<file path="flow/design.v">
`timescale 10ns/1ns
module servo( input clk, input rst, output reg PWM, input [1:0]boton_cambiar_grados );
integer contador;
integer frecuencia;
integer auxContador;
reg C;
always@(posedge clk) begin
if (rst) begin
	PWM<=0;
	contador<=0;
end else begin
PWM<=~boton_cambiar_grados;
	auxContador=auxContador+1;
	if(boton_cambiar_grados==1)
		begin
				contador<= contador +1;                      
				if (contador< 75_000) 
				begin
					PWM <= 1;
				end
				else
				if (contador < 1_900_000)  
				begin
				PWM <= 0;
				end
	end			
	else if(boton_cambiar_grados==2)
		begin
				contador<= contador +1;                      
				if (contador<150_000)  
				begin
					PWM <= 1;
				end
				else
				if (contador < 1_850_000)  
				begin
				PWM <= 0;
				end
	end	
	else if(boton_cambiar_grados==3)
		begin
				contador<= contador +1;                      
				if (contador<240_000)	 
				begin
					PWM <= 1;
				end
				else
				if (contador < 1_800_000)  
				begin
				PWM <= 0;
				end
	end
	if(contador >=2_100_000)  
	begin
		contador <= 0;
	end			
end
end
 endmodule 
module ultrasonido1(input ultra, input clk, input rst, input echo, output reg done, output reg trigger, output reg [15:0] distance);
	parameter divH = 1000; 
	parameter divL = 2000;
	integer countF;
	integer countEcho;
	always @(posedge clk) begin 
		if (rst | ultra) 
		begin 
			countF <= 0;
			trigger <= 0;
		end 
		else 
		begin
			countF <= countF +1;  
			if (countF < divH+1)
				trigger <= 1;
			else
			if (countF < divL+1)
				trigger <= 0;
			else 
				countF <= 0;
		end
	end
	always @(posedge clk) begin
		if (rst) begin
			countEcho <= 0;
			done <= 0;
			distance <= 0;
		end
		else if (echo == 1) begin
			countEcho <= countEcho +1;
			done <= 0;
		end
		else
		begin
			if (echo == 0 & countEcho != 0)	
				distance <= (~countEcho*340)/2000000;
				countEcho <=0;
				done <= 1; 	
		end
	end
endmodule
`timescale 10ns/1ns
 module radar(  input clk, input rst, input echo, input [1:0] boton_cambiar_grados, output done, output trigger,
 output [15:0] distance, output PWM, input ultra);
 servo   servo( .clk (clk), .rst(rst), .PWM(PWM), .boton_cambiar_grados(boton_cambiar_grados));
 ultrasonido1 ultrasonido2( .ultra(ultra), .clk(clk), .rst(rst),  .echo(echo), .done(done), .trigger(trigger),.distance(distance));
 endmodule
</file>
<file path="flow/config.mk">
export PLATFORM = sky130hd
export DESIGN_NAME = radar
export DESIGN_NICKNAME = radar
export VERILOG_FILES = /design/flow/design.v
export SDC_FILE = /design/flow/constraint.sdc
export NUM_CORES = 4
export LEC_CHECK = 0
export ABC_AREA = 1
export CAP_MARGIN = 20
export CORE_MARGIN = 2
export CORE_UTILIZATION = 72
export CTS_CLUSTER_DIAMETER = 219
export CTS_CLUSTER_SIZE = 48
export PLACE_DENSITY_LB_ADDON = 0.19
export SLEW_MARGIN = 20
</file>
<file path="flow/constraint.sdc">
create_clock -name core_clock -period 15.3 [get_ports {clk}]
set_input_delay 3.0600 -clock core_clock [delete_from_list [all_inputs] [get_ports {clk}]]
set_output_delay 3.0600 -clock core_clock [all_outputs]
set_load 0.01 [all_outputs]
</file>
<file path="flow/run.sh">
#!/bin/bash
# the make line also repeats each setting of config.mk as NAME=value (left out here)
make -C /OpenROAD-flow-scripts/flow DESIGN_CONFIG=/design/flow/config.mk WORK_HOME=/design/flow/orfs CLKGATE_MAP_FILE= finish
</file>
==> flow_summary.toml, run 1 <==
# implementation run metrics
[synthesis]
xor_share_pct = 4.51
syn-mean-instance-area_um2 = 5.96
yosysTopAreaCell = "nand2_1"
top_cell_area_share_pct = 16.8
yosysMostFrequentCell = "nand2_1"
ys.flop_type = "dfxtp_1"
top_cells_by_count = "nand2_1, inv_1, nand3_1, nor2_1, nand2_2"
ys_warn_count = 2
post_synth_num_cell_types = 68
mux_share_pct = 0
edf_count = 0
yosysChipArea_um2 = 22200
ys_sh_adder_pct = 10.4
yosys-top-cells-area = "nand2_1, dfxtp_1, inv_1"
synthAoiAreaFrac_pct = 6.35
synth-async-reset-ratio_pct = 0
ys_ff = 115
syn_nets = 3894
ys_seq_share_pct = 10.4
simple_gate_area_share_pct = 54.6
syn_inst = 3731
yosys-stat-cells = 3731
topCombFamilyByArea = "simple AND/OR/NAND/NOR gates"
netlist_area_um2 = 22200

[outcome]
lastStage = "5_1_grt"
status = "aborted with a tool error"
firstError = "[ERROR DPL-0038] Utilization greater than 100%, impossible to legalize"

[floorplanning]
core_um2 = 30500
ios = 25
die_area_um2 = 32300
die_x_um = 180
row_count = 64
fp_util_pct = 72.9
die_h_um = 180

[clock_network]
cts-root-buf = "clkbuf_16"
clock_sinks = 115
cts_buffers = 17
ctsHtreeMaxLevel = 4
clockBufferDepth = 2

[placement]
hpwl_um = 50700
numPortBuffers = 24
finalWeightedCongestion = 1.05
per-stage QoR:
stage	area (um^2)	cells	setup WS [ns]	hold WS (ns)	util [%]
3_5_place_dp	23500	4245	-0.830	0.452	77.2
3_3_place_gp	23500	4245	-0.344	0.429	77.2
4_1_cts	25200	4332	0.000467	0.460	82.7
2_1_floorplan	22200	3731	1.15	0.417	-
repair_timing:
item                                    CTS
endpoints found under the setup margin   16
resized                                 131
pin swaps                                37
cloned                                   13
setup buffers                            42
hold buffers                              0
==> inputs of run 2 (changes only) <==
- ABC_AREA: 1 -> default
- CORE_MARGIN: 2 -> 8
- CORE_UTILIZATION: 72 -> 29
- CTS_CLUSTER_DIAMETER: 219 -> default
- CTS_CLUSTER_SIZE: 48 -> default
- GPL_ROUTABILITY_DRIVEN: default -> 0
- GPL_TIMING_DRIVEN: default -> 0
- MIN_ROUTING_LAYER: default -> met1
- PLACE_DENSITY_LB_ADDON: 0.19 -> 0.07
- SETUP_SLACK_MARGIN: default -> -2.0
- TNS_END_PERCENT: default -> 65
- clock period: 15.3 -> 22.4 ns (I/O delays scaled with it)
==> flow_summary.toml, run 2 <==
# synthesis and place-and-route metrics
[outcome]
status = "finished with violations"
violations = "setup timing"

[synthesis]
top_cell_area_share_pct = 11.3
mux_share_pct = 1.66
yosysChipArea_um2 = 20300
simple_gate_area_share_pct = 27.5
syn_inst = 2725
ys_ff = 115
yosysTopAreaCell = "dfxtp_1"
top_cells_by_count = "nor2_1, nand2_1, xnor2_1, inv_1, a21oi_1"
netlist_area_um2 = 20300
ys_seq_share_pct = 11.3
syn-mean-instance-area_um2 = 7.45
ys_warn_count = 2
synthAoiAreaFrac_pct = 30.3
yosys-top-cells-area = "dfxtp_1, xnor2_1, ha_1"
yosys-stat-cells = 2725
yosysMostFrequentCell = "nor2_1"
ys_sh_adder_pct = 11.4
syn_nets = 2888
topCombFamilyByArea = "AND-OR/OR-AND gates"
ys.flop_type = "dfxtp_1"
xor_share_pct = 12.2
synth-async-reset-ratio_pct = 0
edf_count = 0
post_synth_num_cell_types = 143

[timing]
worst_pin_slew_ns = 1.13
finalHoldViolCount = 0
clock_skew_ns = 0.0137
maxSlewViolCount = 0
worst_hold_slack_ns = 0.454
finalCriticalPeriod_ns = 22.70
setup_slack_ns = -0.303
fin_crit_sh_pct = 101
fin_tns_setup_ns = -0.491
maxSlewHeadroom_pct = 24.1
fmax_mhz = 44.0
setup_viol_count_final = 3

[clock_network]
clk_latency_ns = 0.41
post-cts-setup-buffers = 0
cts_tree = "done"
cts-root-buf = "clkbuf_16"
ctsHtreeMaxLevel = 4
clock_sinks = 115
cts_buffers = 17
clk_pin_slew_ns = 0.06
clockBufferDepth = 2

[global_routing]
grt_pass1_wl_um = 115000
antenna_found_initial = 0
grt_pass1_vias = 20102
grt_max_degree = 17
gr-total-overflow = 0
grt_usage_pct = 17.7

[route]
wire_per_inst_um = 19.4
first_iter_violations = 1543
vias_per_cell = 5.59
firstDrtPassIters = 5
drt-total-wl_um = 72200
drc_errors = 0
vias = 20804
ant_nets = 0

[worst_hold_path]
min_path_type = "reg -> reg"
hold_end = "ultrasonido2.distance[15]"
hp-start = "ultrasonido2.distance[15]"
holdPathStages = 1

[finish]
final_util_pct = 32.0
syn_to_final_growth_pct = 9.77
layout.area.comb_um2 = 16900
nets = 2930
final_cells = 3720
fillerInstances = 7636
flop_area_um2 = 2300

[worst_setup_path]
worstSetupPathType = "reg -> reg"
critPathSlowestCell = "o32ai_1"
crit_end = "ultrasonido2.distance[10]"
crit_path_start = "ultrasonido2.countEcho[10]"
crit_arrival_ns = 22.97
rr_startpoint = "ultrasonido2.countEcho[10]"
critPathTopFamily = "AND-OR/OR-AND gates"
crit_buf_inv = 10
slowest_delay_ns = 0.76
crit_cells = 70
cp-start-kind = "register"
cpMostUsedCell = "ha_1"
ff2ff_setup_slack_ns = -0.30
required_ns = 22.66
reg2reg_depth = 70
crit_path_end_kind = "register"
crit_fanout = 10
r2r_end = "ultrasonido2.distance[10]"

[run]
tool_warnings = 30
drv_cap = 0

[floorplanning]
ios = 25
die_area_um2 = 78700
row_count = 97
fp_util_pct = 29.1
core_um2 = 69700
die_x_um = 281
die_h_um = 281

[placement]
dp_cells = 3688
hpwl_um = 59600
numPortBuffers = 23
==> run 2: metrics by stage <==
step           instance area (um^2)  setup WS, ns
4_1_cts                       22200        -0.296
3_5_place_dp                  21700        -0.190
6_report                      22300        -0.303
2_1_floorplan                 20300          5.12
5_1_grt                       22300         -1.83
3_3_place_gp                  21700        -0.377
==> run 2: layout make-up <==
class                   instances  share of cell area (%)
plain buffers                 107                    2.12
inverters                     173                    2.92
repair buffers                 23                    1.03
multi-input cells            2330                    75.8
flip-flops and latches        115                    10.3
clock buffers                  22                    2.08
clock inverters                 9                   0.371
diodes                          1                  0.0112
well taps                     940                    5.28
==> run 2: timing repair <==
| action | CTS | global route |
|---|---|---|
| resized | 0 | 1 |
| hold buffers | 0 | 0 |
| setup endpoints to repair | 0 | 1 |
==> run 2: routing by layer <==
metal / vias to the layer above / GRT usage [%] / part of all wire (%) / wire, um
li1: 10232 / - / - / -
met1: 10014 / 24.1 / 47 / 34300
met2: 477 / 30.4 / 47 / 34000
met3: 81 / 1.42 / 3.4 / 2450
met4: 0 / 3.94 / 2.0 / 1450
met5: - / 0 / 0 / 0
==> inputs of run 3 (changes only) <==
- ABC_AREA: default -> 1
- CAP_MARGIN: 20 -> 0
- CORE_MARGIN: 8 -> 2
- CORE_UTILIZATION: 29 -> 71
- CTS_CLUSTER_DIAMETER: default -> 239
- GPL_ROUTABILITY_DRIVEN: 0 -> default
- GPL_TIMING_DRIVEN: 0 -> default
- MIN_ROUTING_LAYER: met1 -> default
- PLACE_DENSITY: default -> 0.63
- PLACE_DENSITY_LB_ADDON: 0.07 -> default
- SETUP_SLACK_MARGIN: -2.0 -> -0.5
- TNS_END_PERCENT: 65 -> default
- clock period: 22.4 -> 14.6 ns (I/O delays scaled with it)
==> flow_summary.toml, run 3 <==
# implementation run metrics
[clock_network]
clockBufferDepth = 2
clock_sinks = 115
cts-root-buf = "clkbuf_16"
cts_buffers = 17
postCtsHoldBufs = 0
ctsHtreeMaxLevel = 4

[synthesis]
top_cell_area_share_pct = 16.8
top_cells_by_count = "nand2_1, inv_1, nand3_1, nor2_1, nand2_2"
yosysChipArea_um2 = 22200
xor_share_pct = 4.51
ys.flop_type = "dfxtp_1"
topCombFamilyByArea = "simple AND/OR/NAND/NOR gates"
yosys-stat-cells = 3731
ys_seq_share_pct = 10.4
post_synth_num_cell_types = 68
mux_share_pct = 0
ys_ff = 115
ys_sh_adder_pct = 10.4
syn_nets = 3894
synthAoiAreaFrac_pct = 6.35
yosys-top-cells-area = "nand2_1, dfxtp_1, inv_1"
yosysTopAreaCell = "nand2_1"
syn_inst = 3731
yosysMostFrequentCell = "nand2_1"
synth-async-reset-ratio_pct = 0
syn-mean-instance-area_um2 = 5.96
netlist_area_um2 = 22200
simple_gate_area_share_pct = 54.6
edf_count = 0
ys_warn_count = 2

[outcome]
lastStage = "5_1_grt"
firstError = "[ERROR GRT-0232] Routing congestion too high. Check the congestion heatmap in the GUI."
status = "aborted with a tool error"

[global_routing]
grt_usage_pct = 102
gr-total-overflow = 3386

[placement]
hpwl_um = 55000
place_ws_ns = -0.796
numPortBuffers = 24
dp_cells = 4497
finalWeightedCongestion = 1.08

[floorplanning]
core_um2 = 30700
die_area_um2 = 32700
row_count = 64
fp_util_pct = 72.3
die_x_um = 181
ios = 25
die_h_um = 181
[run 3: routing by layer]
metal,overflow,global-route usage [%]
met4,589,114
met2,2675,140
met3,39,73.6
met5,7,49.3
met1,76,88.8
[run 3: stage by stage]
step	area, um^2	utilization, %
after global placement	25400	82.7
after detailed placement	25400	82.7
after floorplan	22200	-
after CTS	26200	85.1
[run 3: what timing repair did]
| action | 4_1_cts |
|---|---|
| setup buffers | 5 |
| endpoints found under the setup margin | 11 |
| resized | 25 |
| gates cloned | 2 |
| pin swaps | 8 |
==> inputs of run 4 (changes only) <==
- ABC_AREA: 1 -> default
- CAP_MARGIN: 0 -> 20
- CORE_MARGIN: 2 -> 7
- CORE_UTILIZATION: 71 -> 24
- CTS_CLUSTER_DIAMETER: 239 -> default
- MAX_ROUTING_LAYER: default -> met5
- PLACE_DENSITY: 0.63 -> default
- SETUP_SLACK_MARGIN: -0.5 -> 5.0
- clock period: 14.6 -> 24.8 ns (I/O delays scaled with it)
==> flow_summary.toml, run 4 <==
# synthesis and place-and-route metrics
[synthesis]
simple_gate_area_share_pct = 27.5
xor_share_pct = 12.2
yosys-top-cells-area = "dfxtp_1, xnor2_1, ha_1"
yosysMostFrequentCell = "nor2_1"
syn-mean-instance-area_um2 = 7.45
ys_sh_adder_pct = 11.4
yosysTopAreaCell = "dfxtp_1"
ys_seq_share_pct = 11.3
syn_inst = 2725
ys.flop_type = "dfxtp_1"
synthAoiAreaFrac_pct = 30.3
topCombFamilyByArea = "AND-OR/OR-AND gates"
synth-async-reset-ratio_pct = 0
syn_nets = 2888
ys_warn_count = 2
yosys-stat-cells = 2725
top_cell_area_share_pct = 11.3
top_cells_by_count = "nor2_1, nand2_1, xnor2_1, inv_1, a21oi_1"
yosysChipArea_um2 = 20300
mux_share_pct = 1.66
ys_ff = 115
post_synth_num_cell_types = 143
edf_count = 0
netlist_area_um2 = 20300

[worst_setup_path]
r2r_end = "ultrasonido2.distance[6]"
crit_end = "ultrasonido2.distance[6]"
required_ns = 25.12
crit_fanout = 17
crit_buf_inv = 7
crit_cells = 68
cp-start-kind = "register"
rr_startpoint = "ultrasonido2.countEcho[13]"
slowest_delay_ns = 0.53
critPathTopFamily = "AND-OR/OR-AND gates"
crit_path_end_kind = "register"
crit_path_start = "ultrasonido2.countEcho[13]"
reg2reg_depth = 68
worstSetupPathType = "reg -> reg"
crit_arrival_ns = 19.50
ff2ff_setup_slack_ns = 5.62
critPathSlowestCell = "fa_1"

[floorplanning]
ios = 25
row_count = 106
die_x_um = 305
fp_util_pct = 24.2
die_area_um2 = 92900
core_um2 = 83700
die_h_um = 305

[route]
ant_nets = 0
insertedDiodeCount = 0
drc_errors = 0
wire_per_inst_um = 16.8
firstDrtPassIters = 6
drt-total-wl_um = 65500
vias = 21085
first_iter_violations = 1710
vias_per_cell = 5.41

[worst_hold_path]
holdPathStages = 2
min_path_type = "reg -> reg"
hp-start = "ultrasonido2.distance[14]"
hold_end = "ultrasonido2.distance[14]"

[clock_network]
cts_tree = "done"
postCtsHoldBufs = 0
clockBufferDepth = 2
clk_latency_ns = 0.43
cts_buffers = 17
clock_sinks = 115
ctsHtreeMaxLevel = 4
cts-root-buf = "clkbuf_16"
clk_pin_slew_ns = 0.07

[timing]
worst_pin_slew_ns = 1.10
finalHoldViolCount = 0
fmax_mhz = 52.1
fin_tns_setup_ns = 0
maxSlewHeadroom_pct = 26.4
fin_crit_sh_pct = 77.3
clock_skew_ns = 0.0141
setup_viol_count_final = 0
rsz0062_at_grt = "false"
worst_hold_slack_ns = 0.455
finalCriticalPeriod_ns = 19.18
maxSlewViolCount = 0

[global_routing]
gr-total-overflow = 0
grt_max_degree = 47
grt_usage_pct = 13.1
antenna_found_initial = 0
grt_pass1_vias = 19740
grt_pass1_wl_um = 105000

[placement]
finalWeightedCongestion = 0.924
numPortBuffers = 24
hpwl_um = 50500
dp_cells = 3798

[finish]
nets = 2912
fillerInstances = 9053
syn_to_final_growth_pct = 17.9
final_cells = 3896

[outcome]
status = "complete, no violations"

[run]
tool_warnings = 30
drv_cap = 0
==> run 4: timing repair <==
item | 4_1_cts | 5_1_grt
pin swaps | 10 | 35
gates cloned | 1 | 2
resized | 54 | 134
endpoints found under the setup margin | 16 | 16
buffers inserted | 16 | 47
==> run 4: area by class of cell <==
class                      instances  area [um^2]  area share (%)
timing repair buffer             109          945            3.95
tap                             1134         1420            5.93
sequential                       115         2300            9.63
clock inverter                    14          146           0.612
inverter                         173          649            2.72
multi-input combinational       2333        18000            75.3
clock buffer                      18          439            1.84
==> run 4: metal layers <==
layer	up-vias	wire length (um)	GRT usage (%)
met1	10060	30500	18.3
met2	729	29600	21.2
met4	0	1400	3.16
met5	-	0	0
met3	100	4040	1.89
li1	10196	-	-
==> run 4: per-stage QoR <==
step	setup slack [ns]	util [%]	instance area, um^2
final	5.62	28.6	23900
after global routing	4.87	28.6	23900
after CTS	5.05	27.1	22700
after detailed placement	2.59	25.9	21700
after global placement	2.48	25.9	21600
after floorplan	7.52	-	20300
==> inputs of run 5 (changes only) <==
- ABC_AREA: default -> 1
- CORE_ASPECT_RATIO: default -> 0.7
- CORE_MARGIN: 7 -> 2
- CORE_UTILIZATION: 24 -> 72
- CTS_CLUSTER_DIAMETER: default -> 348
- CTS_CLUSTER_SIZE: default -> 100
- HOLD_SLACK_MARGIN: default -> 0.26
- MAX_ROUTING_LAYER: met5 -> default
- PLACE_DENSITY: default -> 0.37
- SETUP_SLACK_MARGIN: 5.0 -> default
- TNS_END_PERCENT: default -> 10
- clock period: 24.8 -> 13.9 ns (I/O delays scaled with it)
==> flow_summary.toml, run 5 <==
# implementation run metrics
[synthesis]
ys_warn_count = 2
yosysTopAreaCell = "nand2_1"
syn_nets = 3894
mux_share_pct = 0
ys.flop_type = "dfxtp_1"
yosys-top-cells-area = "nand2_1, dfxtp_1, inv_1"
ys_sh_adder_pct = 10.4
syn_inst = 3731
syn-mean-instance-area_um2 = 5.96
post_synth_num_cell_types = 68
synthAoiAreaFrac_pct = 6.35
ys_seq_share_pct = 10.4
xor_share_pct = 4.51
edf_count = 0
synth-async-reset-ratio_pct = 0
top_cell_area_share_pct = 16.8
simple_gate_area_share_pct = 54.6
yosys-stat-cells = 3731
ys_ff = 115
yosysChipArea_um2 = 22200
topCombFamilyByArea = "simple AND/OR/NAND/NOR gates"
netlist_area_um2 = 22200
top_cells_by_count = "nand2_1, inv_1, nand3_1, nor2_1, nand2_2"
yosysMostFrequentCell = "nand2_1"

[floorplanning]
row_count = 53
core_um2 = 30200
ios = 25
die_area_um2 = 32300
die_x_um = 214
fp_util_pct = 73.7
die_h_um = 151

[placement]
numPortBuffers = 24
finalWeightedCongestion = 1.10
hpwl_um = 82200

[outcome]
firstError = "[ERROR DPL-0038] Utilization greater than 100%, impossible to legalize"
status = "aborted with a tool error"
lastStage = "4_1_cts"
run 5: per-stage QoR:
step	area, um^2	cells	worst slack (ns)
detailed placement	28600	4925	-2.96
floorplan	22300	3731	-0.112
global placement	28600	4925	-1.28
==> inputs of run 6 (changes only) <==
- ABC_AREA: 1 -> default
- CORE_ASPECT_RATIO: 0.7 -> default
- CORE_UTILIZATION: 72 -> 64
- CTS_CLUSTER_DIAMETER: 348 -> default
- CTS_CLUSTER_SIZE: 100 -> default
- HOLD_SLACK_MARGIN: 0.26 -> default
- PLACE_DENSITY: 0.37 -> default
- TNS_END_PERCENT: 10 -> default
- clock period: 13.9 -> 13.7 ns (I/O delays scaled with it)
==> flow_summary.toml, run 6 <==
# implementation run metrics
[synthesis]
top_cell_area_share_pct = 11.3
simple_gate_area_share_pct = 27.5
synthAoiAreaFrac_pct = 30.3
syn-mean-instance-area_um2 = 7.45
ys_warn_count = 2
top_cells_by_count = "nor2_1, nand2_1, xnor2_1, inv_1, a21oi_1"
edf_count = 0
ys.flop_type = "dfxtp_1"
yosysChipArea_um2 = 20300
syn_inst = 2725
syn_nets = 2888
yosys-top-cells-area = "dfxtp_1, xnor2_1, ha_1"
topCombFamilyByArea = "AND-OR/OR-AND gates"
ys_seq_share_pct = 11.3
synth-async-reset-ratio_pct = 0
yosysMostFrequentCell = "nor2_1"
yosysTopAreaCell = "dfxtp_1"
yosys-stat-cells = 2725
ys_ff = 115
netlist_area_um2 = 20300
ys_sh_adder_pct = 11.4
post_synth_num_cell_types = 143
xor_share_pct = 12.2
mux_share_pct = 1.66

[placement]
hpwl_um = 74900
finalWeightedCongestion = 1.08
numPortBuffers = 24
place_ws_ns = -4.21

[outcome]
firstError = "[ERROR DPL-0038] Utilization greater than 100%, impossible to legalize"
status = "aborted with a tool error"
lastStage = "4_1_cts"

[floorplanning]
die_area_um2 = 33100
fp_util_pct = 64.6
ios = 25
core_um2 = 31400
row_count = 65
die_h_um = 182
die_x_um = 182
## run 6: per-stage QoR
step / std cells / area (um^2)
2_1_floorplan: 2725 / 21600
3_3_place_gp: 4021 / 29200
3_5_place_dp: 4021 / 29200
==> inputs of run 7 (changes only) <==
- ABC_AREA: default -> 1
- CORE_UTILIZATION: 64 -> 72
- CTS_CLUSTER_SIZE: default -> 10
- HOLD_SLACK_MARGIN: default -> 0.27
- PLACE_DENSITY_LB_ADDON: default -> 0.05
- SETUP_SLACK_MARGIN: default -> -0.88
- TNS_END_PERCENT: default -> 15
- clock period: 13.7 -> 14.5 ns (I/O delays scaled with it)
==> flow_summary.toml, run 7 <==
# implementation run metrics
[outcome]
status = "aborted with a tool error"
lastStage = "5_1_grt"
firstError = "[ERROR GRT-0232] Routing congestion too high. Check the congestion heatmap in the GUI."

[synthesis]
yosys-top-cells-area = "nand2_1, dfxtp_1, inv_1"
ys_warn_count = 2
syn-mean-instance-area_um2 = 5.96
ys_sh_adder_pct = 10.4
mux_share_pct = 0
syn_inst = 3731
topCombFamilyByArea = "simple AND/OR/NAND/NOR gates"
edf_count = 0
yosysMostFrequentCell = "nand2_1"
synthAoiAreaFrac_pct = 6.35
top_cell_area_share_pct = 16.8
synth-async-reset-ratio_pct = 0
yosysChipArea_um2 = 22200
post_synth_num_cell_types = 68
yosys-stat-cells = 3731
top_cells_by_count = "nand2_1, inv_1, nand3_1, nor2_1, nand2_2"
yosysTopAreaCell = "nand2_1"
xor_share_pct = 4.51
ys.flop_type = "dfxtp_1"
ys_seq_share_pct = 10.4
simple_gate_area_share_pct = 54.6
netlist_area_um2 = 22200
ys_ff = 115
syn_nets = 3894

[placement]
numPortBuffers = 24
finalWeightedCongestion = 1.03
hpwl_um = 57400
place_area_um2 = 26300

[clock_network]
postCtsHoldBufs = 0
cts-root-buf = "clkbuf_16"
clockBufferDepth = 2
cts_buffers = 17
ctsHtreeMaxLevel = 4
clock_sinks = 115

[floorplanning]
fp_util_pct = 72.9
ios = 25
die_h_um = 180
die_x_um = 180
die_area_um2 = 32300
row_count = 64
core_um2 = 30500

[global_routing]
grt_usage_pct = 77.3
gr-total-overflow = 19
==> run 7: stage by stage <==
step / setup slack [ns] / TNS (ns) / std cells
after floorplan: 0.346 / 0 / 3731
after global placement: -0.283 / -1.46 / 4606
after detailed placement: -1.01 / -11.42 / 4606
after CTS: -1.06 / -12.69 / 4644
==> run 7: metal layers <==
| layer | GRT overflow | GRT usage, % |
|---|---|---|
| met1 | 1 | 75.0 |
| met3 | 0 | 63.7 |
| met2 | 6 | 94.3 |
| met5 | 0 | 28.9 |
| met4 | 12 | 79.6 |
==> run 7: timing repair <==
action                                  CTS
cloned                                    5
gates resized                            20
endpoints found under the setup margin   14
pin swaps                                 6
buffers inserted                          5
==> inputs of run 8 (changes only) <==
- CELL_PAD_IN_SITES_GLOBAL_PLACEMENT: default -> 0
- CORE_ASPECT_RATIO: default -> 1.78
- CORE_UTILIZATION: 72 -> 70
- CTS_CLUSTER_DIAMETER: default -> 188
- CTS_CLUSTER_SIZE: 10 -> 15
- GPL_ROUTABILITY_DRIVEN: default -> 1
- HOLD_SLACK_MARGIN: 0.27 -> default
- PLACE_DENSITY_LB_ADDON: 0.05 -> 0.13
- SETUP_SLACK_MARGIN: -0.88 -> -0.52
- TNS_END_PERCENT: 15 -> 100
- clock period: 14.5 -> 20.7 ns (I/O delays scaled with it)
==> flow_summary.toml, run 8 <==
# synthesis and place-and-route metrics
[outcome]
status = "complete, no violations"

[worst_setup_path]
crit_fanout = 30
r2r_end = "ultrasonido2.distance[14]"
crit_path_end_kind = "register"
critPathSlowestCell = "fa_1"
cpMostUsedCell = "nand2_1"
slowest_delay_ns = 0.59
ff2ff_setup_slack_ns = 1.15
rr_startpoint = "ultrasonido2.countEcho[6]"
crit_path_start = "ultrasonido2.countEcho[6]"
crit_arrival_ns = 19.86
reg2reg_depth = 113
cp-start-kind = "register"
worstSetupPathType = "reg -> reg"
critPathTopFamily = "simple AND/OR/NAND/NOR gates"
required_ns = 21.01
crit_cells = 113
crit_end = "ultrasonido2.distance[14]"
crit_buf_inv = 19

[route]
insertedDiodeCount = 0
drc_errors = 0
route.met3.wl_um = 7330
wire_per_inst_um = 19.3
vias_per_cell = 6.14
drt-total-wl_um = 80400
firstDrtPassIters = 8
ant_nets = 0
drt-met1-wl_um = 24800
top_layer_used = "met5"
first_iter_violations = 2108
wl_met2_um = 37900
vias = 25526

[synthesis]
top_cells_by_count = "nand2_1, inv_1, nand3_1, nor2_1, nand2_2"
ys.flop_type = "dfxtp_1"
syn_nets = 3894
synth-async-reset-ratio_pct = 0
yosysTopAreaCell = "nand2_1"
xor_share_pct = 4.51
yosys-stat-cells = 3731
synthAoiAreaFrac_pct = 6.35
yosysChipArea_um2 = 22200
ys_sh_adder_pct = 10.4
ys_seq_share_pct = 10.4
netlist_area_um2 = 22200
post_synth_num_cell_types = 68
ys_ff = 115
edf_count = 0
yosys-top-cells-area = "nand2_1, dfxtp_1, inv_1"
yosysMostFrequentCell = "nand2_1"
ys_warn_count = 2
syn-mean-instance-area_um2 = 5.96
simple_gate_area_share_pct = 54.6
top_cell_area_share_pct = 16.8
topCombFamilyByArea = "simple AND/OR/NAND/NOR gates"
mux_share_pct = 0
syn_inst = 3731

[floorplanning]
fp_util_pct = 70.7
row_count = 87
core_um2 = 31500
die_h_um = 242
die_area_um2 = 33300
die_x_um = 138
ios = 25

[global_routing]
gr-total-overflow = 0
grt_pass1_vias = 25480
grt_max_degree = 52
antenna_found_initial = 1
grt_pass1_wl_um = 129000
grt_usage_pct = 49.6

[timing]
setup_viol_count_final = 0
worst_hold_slack_ns = 0.445
maxSlewHeadroom_pct = 26.8
finalCriticalPeriod_ns = 19.55
fin_crit_sh_pct = 94.5
fmax_mhz = 51.1
clock_skew_ns = 0.0127
fin_tns_setup_ns = 0
maxSlewViolCount = 0
finalHoldViolCount = 0
worst_pin_slew_ns = 1.09

[placement]
numPortBuffers = 24
finalWeightedCongestion = 1.11
hpwl_um = 59400
place_area_um2 = 22400

[run]
drv_cap = 0
tool_warnings = 31

[clock_network]
cts_buffers = 17
clockBufferDepth = 2
ctsHtreeMaxLevel = 4
cts-root-buf = "clkbuf_16"
clock_sinks = 115
cts_tree = "done"
clk_latency_ns = 0.44
clk_pin_slew_ns = 0.07

[worst_hold_path]
hold_end = "ultrasonido2.countF[0]"
hp-start = "ultrasonido2.countF[0]"
holdPathStages = 1
min_path_type = "reg -> reg"

[finish]
stdcell_area_um2 = 23200
layout.area.comb_um2 = 16900
syn_to_final_growth_pct = 4.23
fillerInstances = 2581
nets = 3905
flop_area_um2 = 2300
-- run 8: through the flow --
step,utilization (%),instances,setup slack (ns)
2_1_floorplan,-,3731,6.55
3_3_place_gp,71.1,4104,1.33
3_5_place_dp,71.1,4104,0.694
4_1_cts,73.0,4136,0.528
5_1_grt,73.7,4155,-0.487
6_report,73.7,4155,1.15
-- run 8: cell type report --
type | count | area share, %
inverters | 624 | 10.4
repair buffers | 48 | 1.87
clock inverters | 14 | 0.724
multi-input cells | 2936 | 73.1
clock buffers | 18 | 1.85
well taps | 400 | 2.16
flip-flops and latches | 115 | 9.94
-- run 8: repair_timing --
item	CTS	global route
resized	0	7
setup buffers	0	17
hold buffers	0	0
endpoints found under the setup margin	0	16
-- run 8: routing by layer --
metal	global-route usage, %	up-vias
met2	79.3	1657
li1	-	11784
met4	50.8	4
met5	2.47	-
met1	45.8	11339
met3	18.5	742
==> inputs of run 9 (changes only) <==
- ABC_AREA: 1 -> default
- CELL_PAD_IN_SITES_GLOBAL_PLACEMENT: 0 -> default
- CORE_ASPECT_RATIO: 1.78 -> default
- CORE_UTILIZATION: 70 -> 40
- CTS_CLUSTER_DIAMETER: 188 -> default
- CTS_CLUSTER_SIZE: 15 -> default
- GPL_ROUTABILITY_DRIVEN: 1 -> default
- PLACE_DENSITY_LB_ADDON: 0.13 -> default
- SETUP_SLACK_MARGIN: -0.52 -> default
- TNS_END_PERCENT: 100 -> default
- clock period: 20.7 -> 21.2 ns (I/O delays scaled with it)
==> flow_summary.toml, run 9 <==
# synthesis and place-and-route metrics
[route]
vias = 21197
vias_per_cell = 6.22
drt-total-wl_um = 67700
firstDrtPassIters = 5
insertedDiodeCount = 0
wire_per_inst_um = 19.8
first_iter_violations = 1794
drc_errors = 0
ant_nets = 0

[synthesis]
ys_sh_adder_pct = 11.4
edf_count = 0
topCombFamilyByArea = "AND-OR/OR-AND gates"
yosys-top-cells-area = "dfxtp_1, xnor2_1, ha_1"
yosys-stat-cells = 2725
xor_share_pct = 12.2
syn-mean-instance-area_um2 = 7.45
syn_nets = 2888
top_cell_area_share_pct = 11.3
syn_inst = 2725
ys_seq_share_pct = 11.3
netlist_area_um2 = 20300
post_synth_num_cell_types = 143
synth-async-reset-ratio_pct = 0
ys_warn_count = 2
ys.flop_type = "dfxtp_1"
simple_gate_area_share_pct = 27.5
synthAoiAreaFrac_pct = 30.3
ys_ff = 115
yosysMostFrequentCell = "nor2_1"
yosysChipArea_um2 = 20300
top_cells_by_count = "nor2_1, nand2_1, xnor2_1, inv_1, a21oi_1"
mux_share_pct = 1.66
yosysTopAreaCell = "dfxtp_1"

[worst_setup_path]
critPathSlowestCell = "a211oi_1"
cp-start-kind = "register"
ff2ff_setup_slack_ns = 0.96
required_ns = 21.45
slowest_delay_ns = 0.70
worstSetupPathType = "reg -> reg"
cpMostUsedCell = "ha_1"
r2r_end = "ultrasonido2.distance[10]"
critPathTopFamily = "AND-OR/OR-AND gates"
crit_end = "ultrasonido2.distance[10]"
crit_path_start = "ultrasonido2.countEcho[6]"
reg2reg_depth = 67
crit_path_end_kind = "register"
crit_buf_inv = 5
crit_cells = 67
crit_arrival_ns = 20.49
rr_startpoint = "ultrasonido2.countEcho[6]"
crit_fanout = 12

[floorplanning]
fp_util_pct = 40.5
row_count = 82
die_area_um2 = 52500
ios = 25
core_um2 = 50100
die_h_um = 229
die_x_um = 229

[timing]
clock_skew_ns = 0.0221
finalHoldViolCount = 0
worst_pin_slew_ns = 1.07
fin_crit_sh_pct = 95.5
maxSlewViolCount = 0
setup_slack_ns = 0.960
worst_hold_slack_ns = 0.458
fmax_mhz = 49.4
finalCriticalPeriod_ns = 20.24
maxSlewHeadroom_pct = 28.0
setup_viol_count_final = 0

[global_routing]
grt_usage_pct = 24.8
grt_max_degree = 33
grt_pass1_wl_um = 109000
gr-total-overflow = 0
antenna_found_initial = 0
grt_pass1_vias = 20058

[clock_network]
ctsHtreeMaxLevel = 4
clockBufferDepth = 2
clk_latency_ns = 0.42
postCtsHoldBufs = 0
clock_sinks = 115
cts_tree = "done"
cts_buffers = 17
clk_pin_slew_ns = 0.06
cts-root-buf = "clkbuf_16"

[finish]
nets = 2887
flop_area_um2 = 2300
layout.area.comb_um2 = 17200
final_util_pct = 44.4
final_cells = 3409
syn_to_final_growth_pct = 9.66
fillerInstances = 5166

[placement]
hpwl_um = 54000
dp_cells = 3363
place_ws_ns = 0.0393
numPortBuffers = 24
finalWeightedCongestion = 0.975

[outcome]
status = "complete, no violations"

[worst_hold_path]
hp-start = "ultrasonido2.distance[11]"
hold_end = "ultrasonido2.distance[11]"
holdPathStages = 1
min_path_type = "reg -> reg"

[run]
tool_warnings = 30
drv_cap = 0
==> run 9: stage by stage <==
step                      area [um^2]  TNS, ns
final                           22300        0
after global routing            22300  -0.0141
after CTS                       21900        0
after detailed placement        21300        0
after global placement          21300        0
after floorplan                 20300        0
==> run 9: what timing repair did <==
| action | 4_1_cts | 5_1_grt |
|---|---|---|
| resized | 0 | 47 |
| gates cloned | 0 | 1 |
| endpoints found under the setup margin | 1 | 16 |
| buffers inserted | 1 | 11 |
| pin swaps | 1 | 5 |
==> run 9: routing by layer <==
layer | share of wire [%] | GRT usage (%)
met1 | 44 | 33.5
met2 | 47 | 41.6
met3 | 5.7 | 2.27
met4 | 3.0 | 7.85
met5 | 0 | 0
==> run 9: area by class of cell <==
class / count / area share (%)
Timing Repair Buffer: 86 / 3.17
Sequential cell: 115 / 10.3
Clock buffer: 19 / 1.99
Clock inverter: 13 / 0.562
Inverter: 173 / 2.92
Multi-Input combinational cell: 2331 / 77.2
Tap cell: 672 / 3.78
==> inputs of run 10 (changes only) <==
- ABC_AREA: default -> 1
- CAP_MARGIN: 20 -> 0
- CELL_PAD_IN_SITES_GLOBAL_PLACEMENT: default -> 0
- CORE_ASPECT_RATIO: default -> 1.78
- CORE_UTILIZATION: 40 -> 70
- CTS_CLUSTER_DIAMETER: default -> 199
- CTS_CLUSTER_SIZE: default -> 15
- GPL_ROUTABILITY_DRIVEN: default -> 1
- PLACE_DENSITY_LB_ADDON: default -> 0.13
- TNS_END_PERCENT: default -> 100
- clock period: 21.2 -> 20.1 ns (I/O delays scaled with it)
==> flow_summary.toml, run 10 <==
# implementation run metrics
[synthesis]
synthAoiAreaFrac_pct = 6.35
ys_warn_count = 2
mux_share_pct = 0
syn_inst = 3731
ys_sh_adder_pct = 10.4
yosysChipArea_um2 = 22200
yosys-top-cells-area = "nand2_1, dfxtp_1, inv_1"
syn_nets = 3894
post_synth_num_cell_types = 68
ys_ff = 115
syn-mean-instance-area_um2 = 5.96
yosys-stat-cells = 3731
simple_gate_area_share_pct = 54.6
topCombFamilyByArea = "simple AND/OR/NAND/NOR gates"
ys_seq_share_pct = 10.4
yosysTopAreaCell = "nand2_1"
top_cells_by_count = "nand2_1, inv_1, nand3_1, nor2_1, nand2_2"
top_cell_area_share_pct = 16.8
xor_share_pct = 4.51
synth-async-reset-ratio_pct = 0
netlist_area_um2 = 22200
ys.flop_type = "dfxtp_1"
yosysMostFrequentCell = "nand2_1"
edf_count = 0

[placement]
place_area_um2 = 22400
numPortBuffers = 24
hpwl_um = 60800
finalWeightedCongestion = 1.12

[outcome]
lastStage = "5_1_grt"
firstError = "[ERROR GRT-0116] Global routing finished with congestion. Check the congestion regions in the DRC Viewer."
status = "aborted with a tool error"

[global_routing]
gr-total-overflow = 8
grt_usage_pct = 51.8

[floorplanning]
fp_util_pct = 70.7
die_area_um2 = 33300
ios = 25
die_x_um = 138
core_um2 = 31500
die_h_um = 242
row_count = 87

[clock_network]
postCtsHoldBufs = 0
clock_sinks = 115
clockBufferDepth = 2
cts_buffers = 17
cts-resized-gates = 0
post-cts-setup-buffers = 0
ctsHtreeMaxLevel = 4
cts-root-buf = "clkbuf_16"
run 10: per-stage QoR:
stage	cells	setup WS, ns	hold WS [ns]
2_1_floorplan	3731	5.95	0.417
4_1_cts	4138	0.354	0.457
3_3_place_gp	4106	1.10	0.430
3_5_place_dp	4106	0.389	0.439
run 10: routing by layer:
metal | GRT overflow | GRT usage, %
met5 | 0 | 1.23
met3 | 0 | 20.6
met4 | 2 | 54.9
met2 | 6 | 80.2
met1 | 0 | 49.0
==> inputs of run 11 (changes only) <==
- CAP_MARGIN: 0 -> 20
- CELL_PAD_IN_SITES_GLOBAL_PLACEMENT: 0 -> default
- CORE_ASPECT_RATIO: 1.78 -> default
- CORE_UTILIZATION: 70 -> 72
- CTS_CLUSTER_DIAMETER: 199 -> 219
- CTS_CLUSTER_SIZE: 15 -> 48
- GPL_ROUTABILITY_DRIVEN: 1 -> default
- HOLD_SLACK_MARGIN: default -> 0.29
- PLACE_DENSITY_LB_ADDON: 0.13 -> 0.19
- SETUP_SLACK_MARGIN: default -> -1.01
- TNS_END_PERCENT: 100 -> 5
- clock period: 20.1 -> 13.6 ns (I/O delays scaled with it)
==> flow_summary.toml, run 11 <==
# implementation run metrics
[outcome]
status = "aborted with a tool error"
lastStage = "4_1_cts"
firstError = "[ERROR DPL-0033] detailed placement checks failed during check placement."

[synthesis]
syn-mean-instance-area_um2 = 5.96
yosysChipArea_um2 = 22200
ys.flop_type = "dfxtp_1"
ys_warn_count = 2
post_synth_num_cell_types = 68
mux_share_pct = 0
ys_seq_share_pct = 10.4
syn_inst = 3731
yosys-top-cells-area = "nand2_1, dfxtp_1, inv_1"
xor_share_pct = 4.51
synthAoiAreaFrac_pct = 6.35
yosys-stat-cells = 3731
synth-async-reset-ratio_pct = 0
topCombFamilyByArea = "simple AND/OR/NAND/NOR gates"
top_cells_by_count = "nand2_1, inv_1, nand3_1, nor2_1, nand2_2"
simple_gate_area_share_pct = 54.6
yosysMostFrequentCell = "nand2_1"
ys_sh_adder_pct = 10.4
top_cell_area_share_pct = 16.8
syn_nets = 3894
edf_count = 0
ys_ff = 115
netlist_area_um2 = 22200
yosysTopAreaCell = "nand2_1"

[floorplanning]
row_count = 64
die_area_um2 = 32300
fp_util_pct = 72.9
ios = 25
die_h_um = 180
die_x_um = 180
core_um2 = 30500

[placement]
place_area_um2 = 28600
place_ws_ns = -2.83
numPortBuffers = 24
dp_cells = 4910
finalWeightedCongestion = 1.03
hpwl_um = 73700
run 11: per-stage QoR:
stage | utilization (%) | hold WS, ns
detailed placement | 93.8 | 0.462
floorplan | - | 0.417
global placement | 93.8 | 0.430
==> inputs of run 12 (changes only) <==
- ABC_AREA: 1 -> default
- CELL_PAD_IN_SITES_GLOBAL_PLACEMENT: default -> 2
- CORE_ASPECT_RATIO: default -> 0.53
- CORE_UTILIZATION: 72 -> 31
- CTS_CLUSTER_DIAMETER: 219 -> default
- CTS_CLUSTER_SIZE: 48 -> default
- GPL_TIMING_DRIVEN: default -> 0
- HOLD_SLACK_MARGIN: 0.29 -> default
- MAX_ROUTING_LAYER: default -> met4
- PLACE_DENSITY_LB_ADDON: 0.19 -> default
- SETUP_SLACK_MARGIN: -1.01 -> 1.95
- SLEW_MARGIN: 20 -> 5
- TNS_END_PERCENT: 5 -> default
- clock period: 13.6 -> 13.5 ns (I/O delays scaled with it)
==> flow_summary.toml, run 12 <==
# synthesis and place-and-route metrics
[outcome]
violations = "setup timing"
status = "finished with violations"

[synthesis]
top_cells_by_count = "nor2_1, nand2_1, xnor2_1, inv_1, a21oi_1"
yosys-top-cells-area = "dfxtp_1, xnor2_1, ha_1"
ys_warn_count = 2
ys.flop_type = "dfxtp_1"
post_synth_num_cell_types = 143
netlist_area_um2 = 20300
yosysTopAreaCell = "dfxtp_1"
syn-mean-instance-area_um2 = 7.45
yosys-stat-cells = 2725
yosysChipArea_um2 = 20300
synth-async-reset-ratio_pct = 0
syn_nets = 2888
xor_share_pct = 12.2
syn_inst = 2725
mux_share_pct = 1.66
ys_sh_adder_pct = 11.4
synthAoiAreaFrac_pct = 30.3
edf_count = 0
top_cell_area_share_pct = 11.3
topCombFamilyByArea = "AND-OR/OR-AND gates"
ys_ff = 115
simple_gate_area_share_pct = 27.5
yosysMostFrequentCell = "nor2_1"
ys_seq_share_pct = 11.3

[timing]
worst_pin_slew_ns = 1.07
fin_crit_sh_pct = 134
fmax_mhz = 55.4
setup_slack_ns = -4.55
clock_skew_ns = 0.0139
finalCriticalPeriod_ns = 18.05
rsz0062_at_grt = "true"
setup_viol_count_final = 16
finalHoldViolCount = 0
maxSlewViolCount = 0
maxSlewHeadroom_pct = 28.4

[worst_setup_path]
crit_cells = 76
slowest_delay_ns = 0.49
ff2ff_setup_slack_ns = -4.55
required_ns = 13.79
rr_startpoint = "ultrasonido2.countEcho[5]"
crit_end = "ultrasonido2.distance[10]"
cp-start-kind = "register"
crit_fanout = 10
critPathTopFamily = "AND-OR/OR-AND gates"
crit_arrival_ns = 18.34
worstSetupPathType = "reg -> reg"
crit_path_start = "ultrasonido2.countEcho[5]"
r2r_end = "ultrasonido2.distance[10]"
crit_buf_inv = 16
crit_path_end_kind = "register"
critPathSlowestCell = "fa_1"
reg2reg_depth = 76
cpMostUsedCell = "buf_6"

[placement]
numPortBuffers = 23
hpwl_um = 70900
finalWeightedCongestion = 0.948
dp_cells = 3626

[clock_network]
ctsHtreeMaxLevel = 4
cts-root-buf = "clkbuf_16"
clk_pin_slew_ns = 0.06
cts_buffers = 17
postCtsHoldBufs = 0
cts_tree = "done"
clk_latency_ns = 0.42
clockBufferDepth = 2
clock_sinks = 115

[worst_hold_path]
holdPathStages = 1
min_path_type = "reg -> reg"
hold_end = "ultrasonido2.distance[15]"
hp-start = "ultrasonido2.distance[15]"

[finish]
final_util_pct = 46.7
nets = 3302
fillerInstances = 6444
syn_to_final_growth_pct = 49.6
final_cells = 4028

[global_routing]
grt_pass1_vias = 21610
grt_pass1_wl_um = 137000
grt_usage_pct = 26.8
gr-total-overflow = 0
antenna_found_initial = 4
grt_max_degree = 17

[route]
firstDrtPassIters = 5
drt-total-wl_um = 92000
vias_per_cell = 5.77
vias = 23247
drt-met1-wl_um = 50800
first_iter_violations = 1939
wl_met2_um = 33700
drc_errors = 0
route.met3.wl_um = 6800
top_layer_used = "met4"
wire_per_inst_um = 22.8
ant_nets = 0

[floorplanning]
die_x_um = 355
ios = 25
die_area_um2 = 67600
core_um2 = 64900
fp_util_pct = 31.3
die_h_um = 190
row_count = 68

[run]
tool_warnings = 35
drv_cap = 0
[run 12: layer usage]
layer,vias up,GRT usage [%]
met5,-,-
met1,11503,43.4
met4,0,3.18
li1,10985,-
met2,703,33.0
met3,56,5.90
[run 12: per-stage QoR]
step | area (um^2) | TNS [ns] | worst slack (ns) | hold slack [ns]
floorplan | 21600 | -36.45 | -2.62 | 0.438
global placement | 22900 | -128.15 | -8.40 | 0.440
detailed placement | 22900 | -129.03 | -8.45 | 0.443
CTS | 28200 | -63.44 | -4.31 | 0.461
global route | 30300 | -76.26 | -5.06 | 0.474
finish | 30300 | -68.58 | -4.55 | 0.456
[run 12: final cells by class]
type	count	area, um^2	share of cell area (%)
Antenna cell	1	2.50	0.00825
Sequential cell	115	2370	7.82
Clock buffer	17	425	1.40
Tap cell	875	1090	3.61
Inverter	173	733	2.42
Timing Repair Buffer	392	3270	10.8
Buffer	107	843	2.78
Clock inverter	15	163	0.536
Multi-Input combinational cell	2333	21400	70.6
[run 12: repair_timing]
action                     CTS  global route
setup endpoints to repair   16            16
gates cloned                 5             2
pin swaps                  190           132
resized                    493           237
setup buffers              248           114
==> inputs of run 13 (changes only) <==
- ABC_AREA: default -> 1
- CELL_PAD_IN_SITES_GLOBAL_PLACEMENT: 2 -> default
- CORE_ASPECT_RATIO: 0.53 -> default
- CORE_UTILIZATION: 31 -> 72
- CTS_CLUSTER_DIAMETER: default -> 239
- CTS_CLUSTER_SIZE: default -> 72
- GPL_TIMING_DRIVEN: 0 -> default
- MAX_ROUTING_LAYER: met4 -> default
- PLACE_DENSITY_LB_ADDON: default -> 0.13
- SETUP_SLACK_MARGIN: 1.95 -> -0.5
- SLEW_MARGIN: 5 -> 20
- clock period: 13.5 -> 14.7 ns (I/O delays scaled with it)
==> flow_summary.toml, run 13 <==
# implementation run metrics
[floorplanning]
die_x_um = 180
ios = 25
die_area_um2 = 32300
fp_util_pct = 72.9
die_h_um = 180
row_count = 64
core_um2 = 30500

[global_routing]
grt_usage_pct = 86.4
gr-total-overflow = 244

[synthesis]
top_cell_area_share_pct = 16.8
ys_ff = 115
syn_nets = 3894
ys.flop_type = "dfxtp_1"
yosys-stat-cells = 3731
netlist_area_um2 = 22200
yosysMostFrequentCell = "nand2_1"
ys_warn_count = 2
edf_count = 0
topCombFamilyByArea = "simple AND/OR/NAND/NOR gates"
simple_gate_area_share_pct = 54.6
synthAoiAreaFrac_pct = 6.35
ys_sh_adder_pct = 10.4
mux_share_pct = 0
synth-async-reset-ratio_pct = 0
syn_inst = 3731
top_cells_by_count = "nand2_1, inv_1, nand3_1, nor2_1, nand2_2"
ys_seq_share_pct = 10.4
yosysChipArea_um2 = 22200
yosys-top-cells-area = "nand2_1, dfxtp_1, inv_1"
xor_share_pct = 4.51
yosysTopAreaCell = "nand2_1"
post_synth_num_cell_types = 68
syn-mean-instance-area_um2 = 5.96

[placement]
numPortBuffers = 24
finalWeightedCongestion = 1.10
place_ws_ns = -1.13
hpwl_um = 54500

[clock_network]
postCtsHoldBufs = 0
cts-root-buf = "clkbuf_16"
cts_buffers = 17
clock_sinks = 115
ctsHtreeMaxLevel = 4
clockBufferDepth = 2

[outcome]
firstError = "[ERROR GRT-0232] Routing congestion too high. Check the congestion heatmap in the GUI."
lastStage = "5_1_grt"
status = "aborted with a tool error"
## run 13: routing by layer
metal,GRT usage (%),GRT overflow
met5,44.4,0
met4,89.4,97
met2,98.8,131
met3,75.5,6
met1,85.4,10
## run 13: stage by stage
stage	TNS [ns]	instance area, um^2	instances
floorplan	0	22200	3731
global placement	-2.51	24800	4408
detailed placement	-13.31	24800	4408
CTS	-4.68	26300	4490
## run 13: repair_timing
| action | in CTS |
|---|---|
| setup endpoints to repair | 16 |
| cloned | 11 |
| pin swaps | 60 |
| buffers inserted | 46 |
| gates resized | 115 |
==> inputs of run 14 (changes only) <==
- CELL_PAD_IN_SITES_GLOBAL_PLACEMENT: default -> 0
- CORE_ASPECT_RATIO: default -> 1.03
- CTS_CLUSTER_DIAMETER: 239 -> 393
- CTS_CLUSTER_SIZE: 72 -> 77
- GPL_ROUTABILITY_DRIVEN: default -> 0
- PLACE_DENSITY_LB_ADDON: 0.13 -> 0.01
- SETUP_SLACK_MARGIN: -0.5 -> default
- TNS_END_PERCENT: default -> 25
- clock period: 14.7 -> 13.9 ns (I/O delays scaled with it)
==> flow_summary.toml, run 14 <==
# implementation run metrics
[synthesis]
ys_ff = 115
xor_share_pct = 4.51
simple_gate_area_share_pct = 54.6
ys_warn_count = 2
yosys-stat-cells = 3731
ys_seq_share_pct = 10.4
edf_count = 0
synth-async-reset-ratio_pct = 0
yosys-top-cells-area = "nand2_1, dfxtp_1, inv_1"
mux_share_pct = 0
ys.flop_type = "dfxtp_1"
syn_nets = 3894
top_cell_area_share_pct = 16.8
top_cells_by_count = "nand2_1, inv_1, nand3_1, nor2_1, nand2_2"
ys_sh_adder_pct = 10.4
post_synth_num_cell_types = 68
yosysTopAreaCell = "nand2_1"
netlist_area_um2 = 22200
synthAoiAreaFrac_pct = 6.35
syn_inst = 3731
yosysChipArea_um2 = 22200
topCombFamilyByArea = "simple AND/OR/NAND/NOR gates"
yosysMostFrequentCell = "nand2_1"
syn-mean-instance-area_um2 = 5.96

[floorplanning]
core_um2 = 30500
die_h_um = 182
die_area_um2 = 32300
fp_util_pct = 72.9
row_count = 65
ios = 25
die_x_um = 177

[placement]
dp_cells = 4893
hpwl_um = 70300
place_area_um2 = 28400
place_ws_ns = -2.10
numPortBuffers = 24

[outcome]
lastStage = "4_1_cts"
firstError = "[ERROR DPL-0038] Utilization greater than 100%, impossible to legalize"
status = "aborted with a tool error"
## run 14: stage by stage
step	util, %	setup TNS [ns]
2_1_floorplan	-	-0.349
3_3_place_gp	93.1	-7.69
3_5_place_dp	93.1	-29.87
==> inputs of run 15 (changes only) <==
- ABC_AREA: 1 -> 0
- CAP_MARGIN: 20 -> 0
- CELL_PAD_IN_SITES_GLOBAL_PLACEMENT: 0 -> 1
- CORE_ASPECT_RATIO: 1.03 -> 0.5
- CORE_UTILIZATION: 72 -> 61
- CTS_CLUSTER_DIAMETER: 393 -> 333
- CTS_CLUSTER_SIZE: 77 -> 100
- GPL_ROUTABILITY_DRIVEN: 0 -> default
- HOLD_SLACK_MARGIN: default -> 0.15
- PLACE_DENSITY_LB_ADDON: 0.01 -> default
- TNS_END_PERCENT: 25 -> default
- clock period: 13.9 -> 25.0 ns (I/O delays scaled with it)
==> flow_summary.toml, run 15 <==
# synthesis and place-and-route metrics
[outcome]
status = "complete, no violations"

[worst_setup_path]
r2r_end = "ultrasonido2.distance[10]"
crit_buf_inv = 3
cpMostUsedCell = "nor2_1"
crit_arrival_ns = 22.93
ff2ff_setup_slack_ns = 2.39
slowest_delay_ns = 0.74
critPathTopFamily = "AND-OR/OR-AND gates"
required_ns = 25.32
crit_end = "ultrasonido2.distance[10]"
crit_fanout = 46
crit_path_start = "ultrasonido2.countEcho[6]"
crit_path_end_kind = "register"
crit_cells = 64
rr_startpoint = "ultrasonido2.countEcho[6]"
reg2reg_depth = 64
critPathSlowestCell = "o211ai_1"
cp-start-kind = "register"
worstSetupPathType = "reg -> reg"

[synthesis]
simple_gate_area_share_pct = 27.5
mux_share_pct = 1.66
yosys-top-cells-area = "dfxtp_1, xnor2_1, ha_1"
top_cells_by_count = "nor2_1, nand2_1, xnor2_1, inv_1, a21oi_1"
ys.flop_type = "dfxtp_1"
ys_ff = 115
ys_seq_share_pct = 11.3
yosys-stat-cells = 2725
synthAoiAreaFrac_pct = 30.3
top_cell_area_share_pct = 11.3
syn-mean-instance-area_um2 = 7.45
topCombFamilyByArea = "AND-OR/OR-AND gates"
synth-async-reset-ratio_pct = 0
yosysChipArea_um2 = 20300
syn_nets = 2888
ys_warn_count = 2
netlist_area_um2 = 20300
ys_sh_adder_pct = 11.4
syn_inst = 2725
xor_share_pct = 12.2
post_synth_num_cell_types = 143
yosysMostFrequentCell = "nor2_1"
edf_count = 0
yosysTopAreaCell = "dfxtp_1"

[timing]
finalHoldViolCount = 0
fin_tns_setup_ns = 0
clock_skew_ns = 0.0106
rsz0062_at_grt = "false"
fmax_mhz = 44.2
worst_pin_slew_ns = 1.07
maxSlewHeadroom_pct = 28.0
fin_crit_sh_pct = 90.5
setup_slack_ns = 2.39
finalCriticalPeriod_ns = 22.61
setup_viol_count_final = 0
worst_hold_slack_ns = 0.456
maxSlewViolCount = 0

[finish]
fillerInstances = 2982
final_util_pct = 64.9
layout.area.comb_um2 = 16900
flop_area_um2 = 2300
syn_to_final_growth_pct = 5.34
nets = 2846
stdcell_area_um2 = 21400

[floorplanning]
die_x_um = 262
die_area_um2 = 34800
row_count = 47
fp_util_pct = 61.6
die_h_um = 133
ios = 25
core_um2 = 32900

[route]
drt-total-wl_um = 62400
firstDrtPassIters = 7
vias = 21119
insertedDiodeCount = 0
ant_nets = 0
drc_errors = 0
vias_per_cell = 6.73
wire_per_inst_um = 19.9
first_iter_violations = 2525

[global_routing]
grt_pass1_wl_um = 102000
gr-total-overflow = 0
grt_max_degree = 47
grt_usage_pct = 35.4
antenna_found_initial = 0
grt_pass1_vias = 19388

[clock_network]
ctsHtreeMaxLevel = 4
cts-resized-gates = 0
cts-root-buf = "clkbuf_16"
cts_buffers = 17
clk_pin_slew_ns = 0.07
cts_tree = "done"
clock_sinks = 115
post-cts-setup-buffers = 0
clockBufferDepth = 2
postCtsHoldBufs = 0
clk_latency_ns = 0.44

[worst_hold_path]
holdPathStages = 2
hold_end = "ultrasonido2.distance[12]"
hp-start = "ultrasonido2.distance[12]"
min_path_type = "reg -> reg"

[placement]
place_area_um2 = 20800
hpwl_um = 48700
place_ws_ns = 2.98
finalWeightedCongestion = 0.973
numPortBuffers = 24

[run]
tool_warnings = 32
drv_cap = 0
==> run 15: final cells by class <==
cell class / instances / share of cell area (%)
multi-input combinational: 2330 / 79.0
tap: 441 / 2.58
clock inverter: 15 / 0.761
timing repair buffer: 46 / 1.90
sequential: 115 / 10.8
clock buffer: 17 / 1.99
inverter: 173 / 3.04
==> run 15: per-layer routing <==
metal | share of wire [%] | vias to the layer above | track usage, %
met3 | 6.7 | 128 | 4.16
li1 | - | 10069 | -
met4 | 2.5 | 0 | 10.7
met5 | 0 | - | 0
met1 | 45 | 9986 | 49.3
met2 | 46 | 936 | 57.3
==> run 15: through the flow <==
| step | instances |
|---|---|
| global placement | 3105 |
| finish | 3137 |
| global route | 3137 |
| detailed placement | 3105 |
| floorplan | 2725 |
| CTS | 3137 |
==> inputs of run 16 (changes only) <==
- ABC_AREA: 0 -> 1
- CAP_MARGIN: 0 -> 20
- CELL_PAD_IN_SITES_GLOBAL_PLACEMENT: 1 -> default
- CORE_ASPECT_RATIO: 0.5 -> default
- CORE_UTILIZATION: 61 -> 72
- CTS_CLUSTER_DIAMETER: 333 -> 338
- CTS_CLUSTER_SIZE: 100 -> 99
- HOLD_SLACK_MARGIN: 0.15 -> default
- PLACE_DENSITY: default -> 0.36
- TNS_END_PERCENT: default -> 15
- clock period: 25.0 -> 13.1 ns (I/O delays scaled with it)
==> flow_summary.toml, run 16 <==
# implementation run metrics
[synthesis]
topCombFamilyByArea = "simple AND/OR/NAND/NOR gates"
yosysTopAreaCell = "nand2_1"
top_cell_area_share_pct = 16.8
ys_warn_count = 2
synth-async-reset-ratio_pct = 0
xor_share_pct = 4.51
netlist_area_um2 = 22200
syn-mean-instance-area_um2 = 5.96
simple_gate_area_share_pct = 54.6
ys_seq_share_pct = 10.4
top_cells_by_count = "nand2_1, inv_1, nand3_1, nor2_1, nand2_2"
syn_inst = 3731
edf_count = 0
yosys-top-cells-area = "nand2_1, dfxtp_1, inv_1"
yosysMostFrequentCell = "nand2_1"
mux_share_pct = 0
yosys-stat-cells = 3731
ys_sh_adder_pct = 10.4
post_synth_num_cell_types = 68
ys.flop_type = "dfxtp_1"
yosysChipArea_um2 = 22200
syn_nets = 3894
ys_ff = 115
synthAoiAreaFrac_pct = 6.35

[floorplanning]
die_x_um = 180
die_area_um2 = 32300
row_count = 64
core_um2 = 30500
die_h_um = 180
ios = 25
fp_util_pct = 72.9

[outcome]
firstError = "[ERROR DPL-0038] Utilization greater than 100%, impossible to legalize"
status = "aborted with a tool error"
lastStage = "4_1_cts"

[placement]
hpwl_um = 72800
numPortBuffers = 24
finalWeightedCongestion = 1.03
dp_cells = 4907
==> run 16: per-stage QoR <==
stage	utilization [%]	cell area, um^2	setup TNS (ns)	setup slack (ns)
detailed placement	94.4	28800	-40.29	-2.79
global placement	94.4	28800	-17.67	-1.34
floorplan	-	22500	-6.60	-0.769
==> inputs of run 17 (changes only) <==
- ABC_AREA: 1 -> 0
- CAP_MARGIN: 20 -> 15
- CELL_PAD_IN_SITES_DETAIL_PLACEMENT: default -> 0
- CELL_PAD_IN_SITES_GLOBAL_PLACEMENT: default -> 3
- CORE_ASPECT_RATIO: default -> 1.69
- CORE_UTILIZATION: 72 -> 40
- CTS_CLUSTER_DIAMETER: 338 -> 129
- CTS_CLUSTER_SIZE: 99 -> 48
- GPL_TIMING_DRIVEN: default -> 0
- HOLD_SLACK_MARGIN: default -> 0.09
- MAX_ROUTING_LAYER: default -> met5
- MIN_ROUTING_LAYER: default -> met2
- PLACE_DENSITY: 0.36 -> 0.63
- SLEW_MARGIN: 20 -> 10
- clock period: 13.1 -> 41.3 ns (I/O delays scaled with it)
==> flow_summary.toml, run 17 <==
# synthesis and place-and-route metrics
[placement]
finalWeightedCongestion = 1.01
place_ws_ns = 18.15
place_area_um2 = 21400
numPortBuffers = 23
hpwl_um = 64000

[timing]
clock_skew_ns = 0.0105
finalHoldViolCount = 0
maxSlewHeadroom_pct = 13.2
rsz0062_at_grt = "false"
finalCriticalPeriod_ns = 25.02
fmax_mhz = 40.0
setup_viol_count_final = 0
maxSlewViolCount = 0
worst_pin_slew_ns = 1.29
fin_crit_sh_pct = 60.6
setup_slack_ns = 16.28
fin_tns_setup_ns = 0

[synthesis]
yosys-top-cells-area = "dfxtp_1, xnor2_1, ha_1"
xor_share_pct = 12.2
ys_ff = 115
synthAoiAreaFrac_pct = 30.3
syn_inst = 2725
simple_gate_area_share_pct = 27.5
ys.flop_type = "dfxtp_1"
yosysTopAreaCell = "dfxtp_1"
top_cells_by_count = "nor2_1, nand2_1, xnor2_1, inv_1, a21oi_1"
syn-mean-instance-area_um2 = 7.45
yosysMostFrequentCell = "nor2_1"
post_synth_num_cell_types = 143
topCombFamilyByArea = "AND-OR/OR-AND gates"
mux_share_pct = 1.66
top_cell_area_share_pct = 11.3
syn_nets = 2888
ys_warn_count = 2
ys_seq_share_pct = 11.3
ys_sh_adder_pct = 11.4
yosysChipArea_um2 = 20300
synth-async-reset-ratio_pct = 0
edf_count = 0
netlist_area_um2 = 20300
yosys-stat-cells = 2725

[worst_setup_path]
critPathTopFamily = "AND-OR/OR-AND gates"
slowest_delay_ns = 0.86
reg2reg_depth = 68
crit_path_start = "ultrasonido2.countEcho[17]"
cp-start-kind = "register"
crit_path_end_kind = "register"
crit_arrival_ns = 25.32
cpMostUsedCell = "nor2_1"
rr_startpoint = "ultrasonido2.countEcho[17]"
crit_fanout = 10
crit_cells = 68
crit_buf_inv = 11
critPathSlowestCell = "clkbuf_1"
crit_end = "ultrasonido2.distance[10]"
required_ns = 41.60
worstSetupPathType = "reg -> reg"
ff2ff_setup_slack_ns = 16.28
r2r_end = "ultrasonido2.distance[10]"

[clock_network]
postCtsHoldBufs = 0
clk_latency_ns = 0.43
cts_tree = "done"
post-cts-setup-buffers = 0
clockBufferDepth = 2
cts-resized-gates = 0
cts_buffers = 17
ctsHtreeMaxLevel = 4
clock_sinks = 115
cts-root-buf = "clkbuf_16"
clk_pin_slew_ns = 0.06

[global_routing]
antenna_found_initial = 0
grt_pass1_vias = 30998
grt_usage_pct = 45.3
grt_max_degree = 17
grt_pass1_wl_um = 123000
gr-total-overflow = 0

[worst_hold_path]
holdPathStages = 1
hp-start = "ultrasonido2.distance[15]"
hold_end = "ultrasonido2.distance[15]"
min_path_type = "reg -> reg"

[route]
firstDrtPassIters = 48
wire_per_inst_um = 23.3
vias = 30009
first_iter_violations = 6826
vias_per_cell = 8.70
drt-total-wl_um = 80500
ant_nets = 0
drc_errors = 0

[run]
tool_warnings = 33
drv_cap = 0

[finish]
stdcell_area_um2 = 22100
syn_to_final_growth_pct = 8.77
nets = 2934

[floorplanning]
die_h_um = 297
ios = 25
core_um2 = 50200
fp_util_pct = 40.4
die_area_um2 = 52600
row_count = 107
die_x_um = 177

[outcome]
status = "complete, no violations"
## run 17: metal layers
layer,GRT usage [%],share of wire (%),up-vias
li1,-,-,10171
met1,-,0,10267
met2,60.4,52,8355
met3,47.4,31,1210
met4,17.5,16,6
met5,8.81,0.24,-
## run 17: stage by stage
stage	hold slack (ns)	cells	util (%)
floorplan	0.438	2725	-
global placement	0.441	3402	42.5
detailed placement	0.446	3404	42.5
CTS	0.466	3436	43.9
global route	0.483	3438	43.9
finish	0.460	3448	44.0
## run 17: area by class of cell
type	instances	area (um^2)
clock inverter	12	228
clock buffer	20	447
buffer	107	473
timing repair buffer	27	262
fill	5394	28100
antenna	10	25.0
sequential	115	2300
multi-input combinational	2330	16900
inverter	173	649
tap	654	818
